## SelectionOfAvatar
module SelectionOfAvatar(
	input [1:0] mode,
	input [5:0] userID,
	input [1:0] candidate,  
	input CLK,
	input rst,  
	output reg [1:0] ballotBoxId,
	output reg [5:0] numberOfRegisteredVoters,
	output reg [5:0] numberOfVotesWinner,  
	output reg [1:0] WinnerId,
	output reg AlreadyRegistered,
	output reg AlreadyVoted,
	output reg NotRegistered,
	output reg VotingHasNotStarted,
	output reg RegistrationHasEnded
	);
==> flow/config.mk <==
export PLATFORM = sky130hd
export DESIGN_NAME = SelectionOfAvatar
export DESIGN_NICKNAME = SelectionOfAvatar
export VERILOG_FILES = /design/flow/design.v
export SDC_FILE = /design/flow/constraint.sdc
export NUM_CORES = 4
export LEC_CHECK = 0
export ABC_AREA = 1
export CAP_MARGIN = 20
export CELL_PAD_IN_SITES_DETAIL_PLACEMENT = 0
export CELL_PAD_IN_SITES_GLOBAL_PLACEMENT = 2
export CORE_ASPECT_RATIO = 1.23
export CORE_MARGIN = 2
export CORE_UTILIZATION = 51
export CTS_CLUSTER_DIAMETER = 97
export CTS_CLUSTER_SIZE = 36
export GPL_ROUTABILITY_DRIVEN = 1
export GPL_TIMING_DRIVEN = 1
export MAX_ROUTING_LAYER = met4
export MIN_ROUTING_LAYER = met2
export PLACE_DENSITY_LB_ADDON = 0.21
export SETUP_SLACK_MARGIN = 1.31
export SLEW_MARGIN = 20
export TNS_END_PERCENT = 80
==> flow/constraint.sdc <==
create_clock -name core_clock -period 5.8 [get_ports {CLK}]
set_input_delay 1.1600 -clock core_clock [delete_from_list [all_inputs] [get_ports {CLK}]]
set_output_delay 1.1600 -clock core_clock [all_outputs]
set_load 0.01 [all_outputs]
run.sh (not shown) runs the stock make flow with config.mk's settings and CLKGATE_MAP_FILE=.
The starting point never finished: it broke off in global placement without I/O (3_1_place_gp_skip_io).
Rerun with:
- ABC_AREA: 1 -> not set
- CELL_PAD_IN_SITES_DETAIL_PLACEMENT: 0 -> not set
- CELL_PAD_IN_SITES_GLOBAL_PLACEMENT: 2 -> not set
- CORE_ASPECT_RATIO: 1.23 -> not set
- CORE_UTILIZATION: 51 -> 61
- CTS_CLUSTER_DIAMETER: 97 -> not set
- CTS_CLUSTER_SIZE: 36 -> not set
- GPL_ROUTABILITY_DRIVEN: 1 -> not set
- GPL_TIMING_DRIVEN: 1 -> not set
- MAX_ROUTING_LAYER: met4 -> not set
- MIN_ROUTING_LAYER: met2 -> not set
- PLACE_DENSITY_LB_ADDON: 0.21 -> not set
- SETUP_SLACK_MARGIN: 1.31 -> 0.04
- TNS_END_PERCENT: 80 -> not set
- clock period: 5.8 -> 3.17 ns (I/O delays scaled with it)
What happened: With this change the flow stopped in global routing (5_1_grt); die area went down by 20%; synthesized area decreases by 4.7%; synthesized cell count decreases by 27%.
Rerun with:
- CORE_UTILIZATION: 61 -> 65
- CTS_CLUSTER_SIZE: not set -> 43
- SETUP_SLACK_MARGIN: 0.04 -> -0.29
- clock period: 3.17 -> 4.7 ns (I/O delays scaled with it)
=>
- Now the flow finished with negative setup slack left
- area after synthesis does not change
- synthesized cell count stays the same
- die size went down by 6.0%
Rerun with:
- ABC_AREA: not set -> 1
- CORE_UTILIZATION: 65 -> 66
- CTS_CLUSTER_SIZE: 43 -> not set
- SETUP_SLACK_MARGIN: -0.29 -> not set
- clock period: 4.7 -> 4.74 ns (I/O delays scaled with it)
Effect:
- With this change the flow finished clean
- worst hold slack hardly moves
- maximum frequency increases by a few percent
- via count increases by roughly a tenth
- total power increases slightly
- worst setup slack improved by 270 ps
- final cell count increases by a quarter to a third
- clock power increases by a little under a tenth
- non-clock buffer count decreases by 118
- design area increases slightly
- synthesized area increases by a few percent

* * *

== run 1 ==
Starting RTL as in the previous note.
make LEC_CHECK=0 ABC_AREA=1 CAP_MARGIN=20 CORE_ASPECT_RATIO=0.83 CORE_MARGIN=2 CORE_UTILIZATION=40 CTS_CLUSTER_SIZE=24 MIN_ROUTING_LAYER=met1 PLACE_DENSITY_LB_ADDON=0.15 SLEW_MARGIN=20 finish   # period 6.0 ns
Run 1 completed every stage of the flow, and the final layout passed the timing, DRC and antenna checks.
[inputs] run 4 vs run 1
- removing MIN_ROUTING_LAYER (formerly met1)
- removing CTS_CLUSTER_SIZE (formerly 24)
- removing ABC_AREA (formerly 1)
- removing CORE_ASPECT_RATIO (formerly 0.83)
- removing PLACE_DENSITY_LB_ADDON (formerly 0.15)
- changing the clock period (ns, I/O delays scaled along) from 6.0 to 5.71
--- outcome ---
Between run 4 and run 1, it is run 4 whose total global routing track utilization is lower, by 0.54 points.
Cmp run 4 and run 1 / sequential cell area share / higher: run 4
Changes observed in run 4 relative to run 1: multi-input combinational cell count fell by about 30%, power share of the clock group +0.2 points.
Worst-path cell with the longest stage delay = dfxtp_1: run 4; worst-path cell with the longest stage delay = or4_1: run 1
In the reports for run 4 and run 1, the larger peak clock frequency supported by timing belongs to run 1.
Of run 4 and run 1, the higher wire length belongs to run 1.
Run 4 | status: complete | timing, DRC, antenna: pass
Comparing run 4 against run 1, there is no change at all in final global-route overflow total.
Where clock power is concerned, run 1 is better than run 4.

* * *

Setup of run a:
Starting RTL as in the previous note.
==> flow/config.mk <==
export PLATFORM = sky130hd
export DESIGN_NAME = SelectionOfAvatar
export DESIGN_NICKNAME = SelectionOfAvatar
export VERILOG_FILES = /design/flow/design.v
export SDC_FILE = /design/flow/constraint.sdc
export NUM_CORES = 4
export LEC_CHECK = 0
export CAP_MARGIN = 20
export CORE_MARGIN = 2
export CORE_UTILIZATION = 72
export SLEW_MARGIN = 20
==> flow/constraint.sdc <==
create_clock -name core_clock -period 6.7 [get_ports {CLK}]
set_input_delay 1.3400 -clock core_clock [delete_from_list [all_inputs] [get_ports {CLK}]]
set_output_delay 1.3400 -clock core_clock [all_outputs]
set_load 0.01 [all_outputs]
Run a: PASS, flow complete, no timing, DRC or antenna violations
[inputs] run b vs run a
--- a/flow/config.mk
+++ b/flow/config.mk
@@ -7,0 +8 @@
+export ABC_AREA = 1
@@ -10,0 +12,4 @@
+export CTS_CLUSTER_DIAMETER = 386
+export CTS_CLUSTER_SIZE = 20
+export PLACE_DENSITY_LB_ADDON = 0.24
+export SETUP_SLACK_MARGIN = -0.33
==> flow/constraint.sdc <==
create_clock -name core_clock -period 3.8 [get_ports {CLK}]
set_input_delay 0.7600 -clock core_clock [delete_from_list [all_inputs] [get_ports {CLK}]]
set_output_delay 0.7600 -clock core_clock [all_outputs]
set_load 0.01 [all_outputs]
## What came out
In run b, the global-route usage came out 1.4 points above the value in run a.
Design area: run b higher than run a
Relative to run a, vias per cell decreased by 0.99 in run b.
Going from run a to run b, area of the die up 1100 sq um, part of the power in combinational logic down 0.7 points, share of synthesized cell area in and, or, nand and nor gates up 13 points.
Delta (run b minus run a): parity-gate share of the synthesized area counting xor and xnor cells went up 3.7 points; post-synthesis compound-gate area fraction went down 13 points.
Final setup TNS, run a and run b: higher on run a
Vertical die dimension (run b vs. run a) increases by a few percent
In run b the implementation completed, yet the final layout does not meet the checks, the culprit being negative setup slack.
Run b: well tap count is 3.7% higher than what run a reported.

* * *

== wip/zinc ==
Starting RTL as in the previous note.
export LEC_CHECK = 0
export CAP_MARGIN = 20
export CORE_MARGIN = 2
export CORE_UTILIZATION = 68
export SETUP_SLACK_MARGIN = 1.22
export SLEW_MARGIN = 20
create_clock -name core_clock -period 4.77 [get_ports {CLK}]
What ended wip/zinc was a tool error in 5_1_grt; the run never finished.
diff inputs: wip/zinc => wip/umber
# wip/zinc
export LEC_CHECK = 0
export CAP_MARGIN = 20
export CORE_MARGIN = 2
export CORE_UTILIZATION = 68
export SETUP_SLACK_MARGIN = 1.22
export SLEW_MARGIN = 20
create_clock -name core_clock -period 4.77 [get_ports {CLK}]
# wip/umber
export LEC_CHECK = 0
export CAP_MARGIN = 20
export CORE_MARGIN = 2
export CORE_UTILIZATION = 64
export SETUP_SLACK_MARGIN = -0.33
export SLEW_MARGIN = 20
create_clock -name core_clock -period 4.35 [get_ports {CLK}]
## What came out
- Every stage of wip/umber finished as expected; the final checks, on the other hand, flagged setup timing, which means the layout fails.
- Re proportion of synthesized area in mux cells: no difference whatsoever between wip/umber and wip/zinc.
- wip/umber -> wip/zinc: area of the mapped netlist delta 0, exact match
- Total die size, wip/umber and wip/zinc: smaller value in wip/zinc
- Diff wip/zinc -> wip/umber | width of the die | increase of 3.0%
- In the reports for wip/umber and wip/zinc, the smaller pre-CTS worst setup slack belongs to wip/umber.
- Initial core utilization: higher on wip/zinc
- Re synthesized-area fraction occupied by and/or/nand/nor cells: no difference whatsoever between wip/zinc and wip/umber.
- Number of instances in the synthesized netlist: wip/umber vs wip/zinc, no meaningful difference

* * *

Starting RTL as in the previous note.
Settings: LEC_CHECK=0, CAP_MARGIN=20, CORE_ASPECT_RATIO=0.83, CORE_MARGIN=2, CORE_UTILIZATION=40, MIN_ROUTING_LAYER=met2, PLACE_DENSITY_LB_ADDON=0.15, SLEW_MARGIN=20; clock period 6.0 ns.
Rerun with:
Settings changed: ABC_AREA from default to 1, CORE_ASPECT_RATIO 0.83 to default, CORE_UTILIZATION 40 to 72, MIN_ROUTING_LAYER met2 to default, PLACE_DENSITY_LB_ADDON 0.15 to default.
Clock period 6.0 ns to 3.91 ns, I/O delays scaled along.
The new run finished but fails on setup timing.
Clock-buffer cell count drops by 9.
Wire length climbs by roughly a tenth.
Area after synthesis climbs by a few percent.
Die size drops by well over a third.
Worst hold slack improves by 0.0038 ns.
Rerun with:
Settings changed: ABC_AREA 1 to default, CORE_UTILIZATION 72 to 45.
Clock period 3.91 ns to 5.71 ns, I/O delays scaled along.
Result: This time the run completed with no timing, DRC or antenna violations. Sequential cell count stays the same. Clock-buffer cell count increases by 6. Sequential share of layout area increases by 3.2 points. Combinational power is about the same. Die size increases by 51%. Routed wire length decreases by 16%.
Rerun with:
Settings changed: CORE_UTILIZATION 45 to 57, CTS_CLUSTER_DIAMETER from default to 360, SETUP_SLACK_MARGIN from default to 1.14.
Clock period 5.71 ns to 4.77 ns, I/O delays scaled along.
Effect: The changed run passed the timing, DRC and antenna checks; die area came out lower by 21%; flip-flop count is unchanged; area after synthesis is unchanged; cell count came out higher by 4.9%; core utilization came out higher by 32 points.

* * *

north:
Starting RTL as in the previous note.
clock: 6.0 ns
lec_check: 0
cap_margin: 20
core_margin: 2
core_utilization: 40
slew_margin: 20
north closes out successfully: all stages finished, all timing, DRC and antenna checks passed.
Changes in south relative to north:
# north
export LEC_CHECK = 0
export CAP_MARGIN = 20
export CORE_MARGIN = 2
export CORE_UTILIZATION = 40
export SLEW_MARGIN = 20
create_clock -name core_clock -period 6.0 [get_ports {CLK}]
# south
export LEC_CHECK = 0
export CAP_MARGIN = 20
export CORE_MARGIN = 2
export CORE_UTILIZATION = 72
export CTS_CLUSTER_SIZE = 21
export PLACE_DENSITY = 0.7
export SLEW_MARGIN = 20
create_clock -name core_clock -period 2.94 [get_ports {CLK}]
Status(south) = ERROR, stage = clock tree synthesis (4_1_cts). Re instance count after placement with tap cells included: north and south aren't equal, and the lower value belongs to north. When south is set beside north, its minimum setup slack after placement turns out to be 2030 ps smaller. From north to south, post-synthesis share of cell area spent on xor and xnor gates did not move at all.

* * *

== run A ==
SelectionOfAvatar again, from the RTL that the note above started with.
==> flow/config.mk <==
export PLATFORM = sky130hd
export DESIGN_NAME = SelectionOfAvatar
export DESIGN_NICKNAME = SelectionOfAvatar
export VERILOG_FILES = /design/flow/design.v
export SDC_FILE = /design/flow/constraint.sdc
export NUM_CORES = 4
export LEC_CHECK = 0
export ABC_AREA = 1
export CAP_MARGIN = 40
export CELL_PAD_IN_SITES_DETAIL_PLACEMENT = 1
export CORE_ASPECT_RATIO = 1.34
export CORE_MARGIN = 2
export CORE_UTILIZATION = 35
export CTS_CLUSTER_DIAMETER = 326
export GPL_ROUTABILITY_DRIVEN = 0
export GPL_TIMING_DRIVEN = 0
export MIN_ROUTING_LAYER = met2
export SLEW_MARGIN = 10
export TNS_END_PERCENT = 30
==> flow/constraint.sdc <==
create_clock -name core_clock -period 7.27 [get_ports {CLK}]
set_input_delay 1.4540 -clock core_clock [delete_from_list [all_inputs] [get_ports {CLK}]]
set_output_delay 1.4540 -clock core_clock [all_outputs]
set_load 0.01 [all_outputs]
Inputs modified between run A and run B:
- CTS_CLUSTER_DIAMETER changed from 326 to 229
- ABC_AREA removed (was 1)
- MIN_ROUTING_LAYER removed (was met2)
- HOLD_SLACK_MARGIN newly set to 0.12
- GPL_ROUTABILITY_DRIVEN removed (was 0)
Results
Every run in the comparison, run B and run A, completed the flow with a clean layout. Cell area | run B vs run A | run B smaller. The worst setup path category comes out in2reg in one run and reg2reg in the other, namely in run B and run A respectively. As of run B, number of non-clock inverters in the layout had fallen by more than half compared to run A. Half-perimeter wire length after placement in run B is 2.6% below run A.
What run C does differently from run B at the input level:
- TNS_END_PERCENT: 30 -> unset
- GPL_TIMING_DRIVEN: 0 -> unset
- CORE_ASPECT_RATIO: 1.34 -> unset
- CELL_PAD_IN_SITES_DETAIL_PLACEMENT: 1 -> unset
- CAP_MARGIN: 40 -> 20
- HOLD_SLACK_MARGIN: 0.12 -> unset
- CTS_CLUSTER_DIAMETER: 229 -> 360
- SLEW_MARGIN: 10 -> 20
- CORE_UTILIZATION: 35 -> 68
- SETUP_SLACK_MARGIN: unset -> -0.39
- the clock period (ns, I/O delays scaled along): 7.27 -> 4.77
The final report for run C shows a completed flow and a layout that fails verification, specifically setup timing.
STATUS hold slack: run C loses against run B
Relative area change from synthesis to final layout, run C and run B: lower on run B
[diff] leakage dissipation, run C relative to run B: regression
Total wirelength of the detailed-routed design improves in run C relative to run B.
Run C gives more amount of wire on met3 after detailed routing than run B did.
[run C] final instance area rose 1.6% relative to run B
Combinational cell fraction of total power: run C vs run B down 0.2 points
For run B, the largest power group was registers, unlike run C, where it was the clock network.
Per the comparison of run C with run B, clock power +64%, maximum number of pins on one net before global-route repair shows an increase of 130.

* * *

Setup of main:
SelectionOfAvatar again, from the RTL that the note above started with.
make LEC_CHECK=0 CAP_MARGIN=10 CORE_MARGIN=2 CORE_UTILIZATION=68 CTS_CLUSTER_DIAMETER=360 CTS_CLUSTER_SIZE=24 SETUP_SLACK_MARGIN=1.14 SLEW_MARGIN=20 finish   # period 4.77 ns
| main | all stages done | FAIL | negative setup slack |
Changes in the feature branch relative to main:
- CAP_MARGIN now 15, was 10
- SETUP_SLACK_MARGIN no longer set, was 1.14
- CTS_CLUSTER_DIAMETER now 99, was 360
- ABC_AREA now 1, previously not set
- CORE_UTILIZATION now 72, was 68
- CTS_CLUSTER_SIZE now 20, was 24
- the clock period (ns, I/O delays scaled along) now 3.47, was 4.77
[summary]
In the feature branch the implementation ran to completion but is not tape-out ready, as the final checks report negative setup slack.
From the logs: main reached the end of the flow and failed the layout checks with negative setup slack.
Sort main and the feature branch by final setup TNS, descending, and main comes first.
main → the feature branch: static power due to leakage dropped 0.00015 uW, final period demand of the worst path shrank by 0.61 ns, setup slack now smaller.
main → the feature branch: routed wirelength normalized by instance count has decreased; number of buffers created by CTS has increased; net switching component of the power has increased; unique cell type count in the Yosys netlist has decreased.
Looking at master of the slowest instance on the critical path, the sky130_fd_sc_hd__dfxtp_2 result is from the feature branch; the sky130_fd_sc_hd__ha_1 one comes from main.
Power figures rest on the tool's default switching activity, not on a simulated workload.
